==> flow/design.v (excerpt) <==
module alu #(
	parameter DATA_WIDTH = 32,
	parameter INST_WIDTH = 4
)(
	input                   i_clk,
	input                   i_rst_n,
	input  [DATA_WIDTH-1:0] i_data_a,
	input  [DATA_WIDTH-1:0] i_data_b,
	input  [INST_WIDTH-1:0] i_inst,
	input                   i_valid,
	output [DATA_WIDTH-1:0] o_data,
	output                  o_overflow,
	output                  o_valid
);
Settings: LEC_CHECK=0, CAP_MARGIN=20, CORE_MARGIN=2, CORE_UTILIZATION=40, SLEW_MARGIN=20; clock period 11.8 ns.
run.sh (not shown) runs the stock make flow with config.mk's settings and CLKGATE_MAP_FILE=.
The baseline ran to the end with no violations.
Then changed:
Settings changed: CORE_UTILIZATION 40 to 68, SETUP_SLACK_MARGIN from default to 1.36.
Clock period 11.8 ns to 10.5 ns, I/O delays scaled along.
What happened: Now the flow died in global routing (5_1_grt) on GRT-0232; synthesized area stays the same; synthesized cell count is unchanged; die size decreases by 41%.
Then changed:
Settings changed: CORE_UTILIZATION 68 to 34, SETUP_SLACK_MARGIN 1.36 to default.
Clock period 10.5 ns to 11.8 ns, I/O delays scaled along.
Result: The changed run finished with timing, DRC and antenna clean; synthesized area is unchanged; die size went up by 98%; synthesized cell count stays the same.
Then changed:
Settings changed: CORE_UTILIZATION 34 to 70, CTS_CLUSTER_SIZE from default to 24, TNS_END_PERCENT from default to 5.
Clock period 11.8 ns to 9.73 ns, I/O delays scaled along.
Result: Now the flow failed in global routing (5_1_grt) with GRT-0116. Synthesized cell count stays the same. Synthesized area stays the same. Die area came out lower by well over a third.

---

The RTL this note starts from:
==> flow/design.v <==
module alu #(
	parameter DATA_WIDTH = 32,
	parameter INST_WIDTH = 4
)(
	input                   i_clk,
	input                   i_rst_n,
	input  [DATA_WIDTH-1:0] i_data_a,
	input  [DATA_WIDTH-1:0] i_data_b,
	input  [INST_WIDTH-1:0] i_inst,
	input                   i_valid,
	output [DATA_WIDTH-1:0] o_data,
	output                  o_overflow,
	output                  o_valid
);
	reg [DATA_WIDTH - 1:0] o_data_r, o_data_w;
	reg o_overflow_r, o_overflow_w;
	reg o_valid_r, o_valid_w;
	reg [2 * DATA_WIDTH - 1:0] o_mul_temp;
	integer i;
	assign o_data = o_data_r;
	assign o_overflow = o_overflow_r;
	assign o_valid = o_valid_r;
	always @(*) begin
		if (i_valid) begin
			case (i_inst)
				4'd0: begin
					o_data_w = i_data_a + i_data_b;
					if (i_data_a[DATA_WIDTH - 1] && i_data_b[DATA_WIDTH - 1] && ~o_data_w[DATA_WIDTH - 1]) begin
						o_overflow_w = 1;
					end
					else if (~i_data_a[DATA_WIDTH - 1] && ~i_data_b[DATA_WIDTH - 1] && o_data_w[DATA_WIDTH - 1]) begin
						o_overflow_w = 1;
					end
					else begin
						o_overflow_w = 0;
					end
					o_valid_w = 1;
				end
				4'd1: begin
					o_data_w = i_data_a - i_data_b;
					if (~i_data_a[DATA_WIDTH - 1] && i_data_b[DATA_WIDTH - 1] && o_data_w[DATA_WIDTH - 1]) begin
						o_overflow_w = 1;
					end
					else if (i_data_a[DATA_WIDTH - 1] && ~i_data_b[DATA_WIDTH - 1] && ~o_data_w[DATA_WIDTH - 1]) begin
						o_overflow_w = 1;
					end
					else begin
						o_overflow_w = 0;
					end
					o_valid_w = 1;
				end
				4'd2: begin
					o_data_w = i_data_a * i_data_b;
					if ((i_data_a[DATA_WIDTH - 1] == i_data_b[DATA_WIDTH - 1]) && o_data_w[DATA_WIDTH - 1]) begin
						o_overflow_w = 1;
					end
					else if ((i_data_a[DATA_WIDTH - 1] != i_data_b[DATA_WIDTH - 1]) && ~o_data_w[DATA_WIDTH - 1]) begin
						o_overflow_w = 1;
					end
					else begin
						o_overflow_w = 0;
					end
					o_valid_w = 1;
				end
				4'd3: begin
					if (~i_data_a[DATA_WIDTH - 1] && i_data_b[DATA_WIDTH - 1]) begin
						o_data_w = i_data_a;
					end
					else if (i_data_a[DATA_WIDTH - 1] && ~i_data_b[DATA_WIDTH - 1]) begin
						o_data_w = i_data_b;
					end
					else if (i_data_a > i_data_b) begin
						o_data_w = i_data_a;
					end
					else begin
						o_data_w = i_data_b;
					end
					o_overflow_w = 0;
					o_valid_w = 1;
				end
				4'd4: begin
					if (~i_data_a[DATA_WIDTH - 1] && i_data_b[DATA_WIDTH - 1]) begin
						o_data_w = i_data_b;
					end
					else if (i_data_a[DATA_WIDTH - 1] && ~i_data_b[DATA_WIDTH - 1]) begin
						o_data_w = i_data_a;
					end
					else if (i_data_a < i_data_b) begin
						o_data_w = i_data_a;
					end
					else begin
						o_data_w = i_data_b;
					end
					o_overflow_w = 0;
					o_valid_w = 1;
				end
				4'd5: begin
					{o_overflow_w, o_data_w} = i_data_a + i_data_b;
					o_valid_w = 1;
				end
				4'd6: begin
					o_data_w = i_data_a - i_data_b;
					if (i_data_a < i_data_b) begin
						o_overflow_w = 1;
					end
					else begin
						o_overflow_w = 0;
					end
					o_valid_w = 1;
				end
				4'd7: begin
					o_mul_temp = i_data_a * i_data_b;
					o_overflow_w = 0;
					for (i = DATA_WIDTH; i < 2 * DATA_WIDTH; i = i + 1) begin
						if (o_mul_temp[i]) begin
							o_overflow_w = 1;
						end
					end
					o_data_w = o_mul_temp[DATA_WIDTH - 1:0];
					o_valid_w = 1;
				end
				4'd8: begin
					if (i_data_a > i_data_b) begin
						o_data_w = i_data_a;
					end
					else begin
						o_data_w = i_data_b;
					end
					o_overflow_w = 0;
					o_valid_w = 1;
				end
				4'd9: begin
					if (i_data_a < i_data_b) begin
						o_data_w = i_data_a;
					end
					else begin
						o_data_w = i_data_b;
					end
					o_overflow_w = 0;
					o_valid_w = 1;
				end
				4'd10: begin
					o_data_w = i_data_a & i_data_b;
					o_overflow_w = 0;
					o_valid_w = 1;
				end
				4'd11: begin
					o_data_w = i_data_a | i_data_b;
					o_overflow_w = 0;
					o_valid_w = 1;
				end
				4'd12: begin
					o_data_w = (i_data_a & ~i_data_b) | (~i_data_a & i_data_b);
					o_overflow_w = 0;
					o_valid_w = 1;
				end
				4'd13: begin
					o_data_w = ~i_data_a;
					o_overflow_w = 0;
					o_valid_w = 1;
				end
				4'd14: begin
					for (i = 0; i < DATA_WIDTH; i = i + 1) begin
						o_data_w[i] = i_data_a[DATA_WIDTH - 1 - i];
					end
					o_overflow_w = 0;
					o_valid_w = 1;
				end
				default: begin
					o_overflow_w = 0;
					o_data_w = 0;
					o_valid_w = 1;
				end
			endcase
		end
		else begin
			o_overflow_w = 0;
			o_data_w = 0;
			o_valid_w = 0;
		end
	end
	always @(posedge i_clk or negedge i_rst_n) begin
		if (~i_rst_n) begin
			o_data_r <= 0;
			o_overflow_r <= 0;
			o_valid_r <= 0;
		end
		else begin
			o_data_r <= o_data_w;
			o_overflow_r <= o_overflow_w;
			o_valid_r <= o_valid_w;
		end
	end
endmodule
==> flow/config.mk <==
export PLATFORM = sky130hd
export DESIGN_NAME = alu
export DESIGN_NICKNAME = alu
export VERILOG_FILES = /design/flow/design.v
export SDC_FILE = /design/flow/constraint.sdc
export NUM_CORES = 4
export LEC_CHECK = 0
export CAP_MARGIN = 20
export CORE_MARGIN = 2
export CORE_UTILIZATION = 71
export HOLD_SLACK_MARGIN = -0.09
export SETUP_SLACK_MARGIN = 1.32
export SLEW_MARGIN = 20
==> flow/constraint.sdc <==
create_clock -name core_clock -period 10.5 [get_ports {i_clk}]
set_input_delay 2.1000 -clock core_clock [delete_from_list [all_inputs] [get_ports {i_clk}]]
set_output_delay 2.1000 -clock core_clock [all_outputs]
set_load 0.01 [all_outputs]
The first run aborted during global routing.
Change:
Settings changed: CORE_UTILIZATION 71 to 68, HOLD_SLACK_MARGIN -0.09 to not set, SETUP_SLACK_MARGIN 1.32 to -0.73.
Clock period 10.5 ns to 9.42 ns, I/O delays scaled along.
Result: Now the flow produced a layout that fails on setup timing; synthesized cell count stays the same; die size went up by 4.3%; synthesized area stays the same.
Change:
Settings changed: CORE_UTILIZATION 68 to 71, CTS_CLUSTER_SIZE set to 28, HOLD_SLACK_MARGIN set to 0.3.
The new run aborted during global routing, error GRT-0116.
Die size decreases by a few percent.
Area after synthesis stays the same.
Synthesized cell count stays the same.
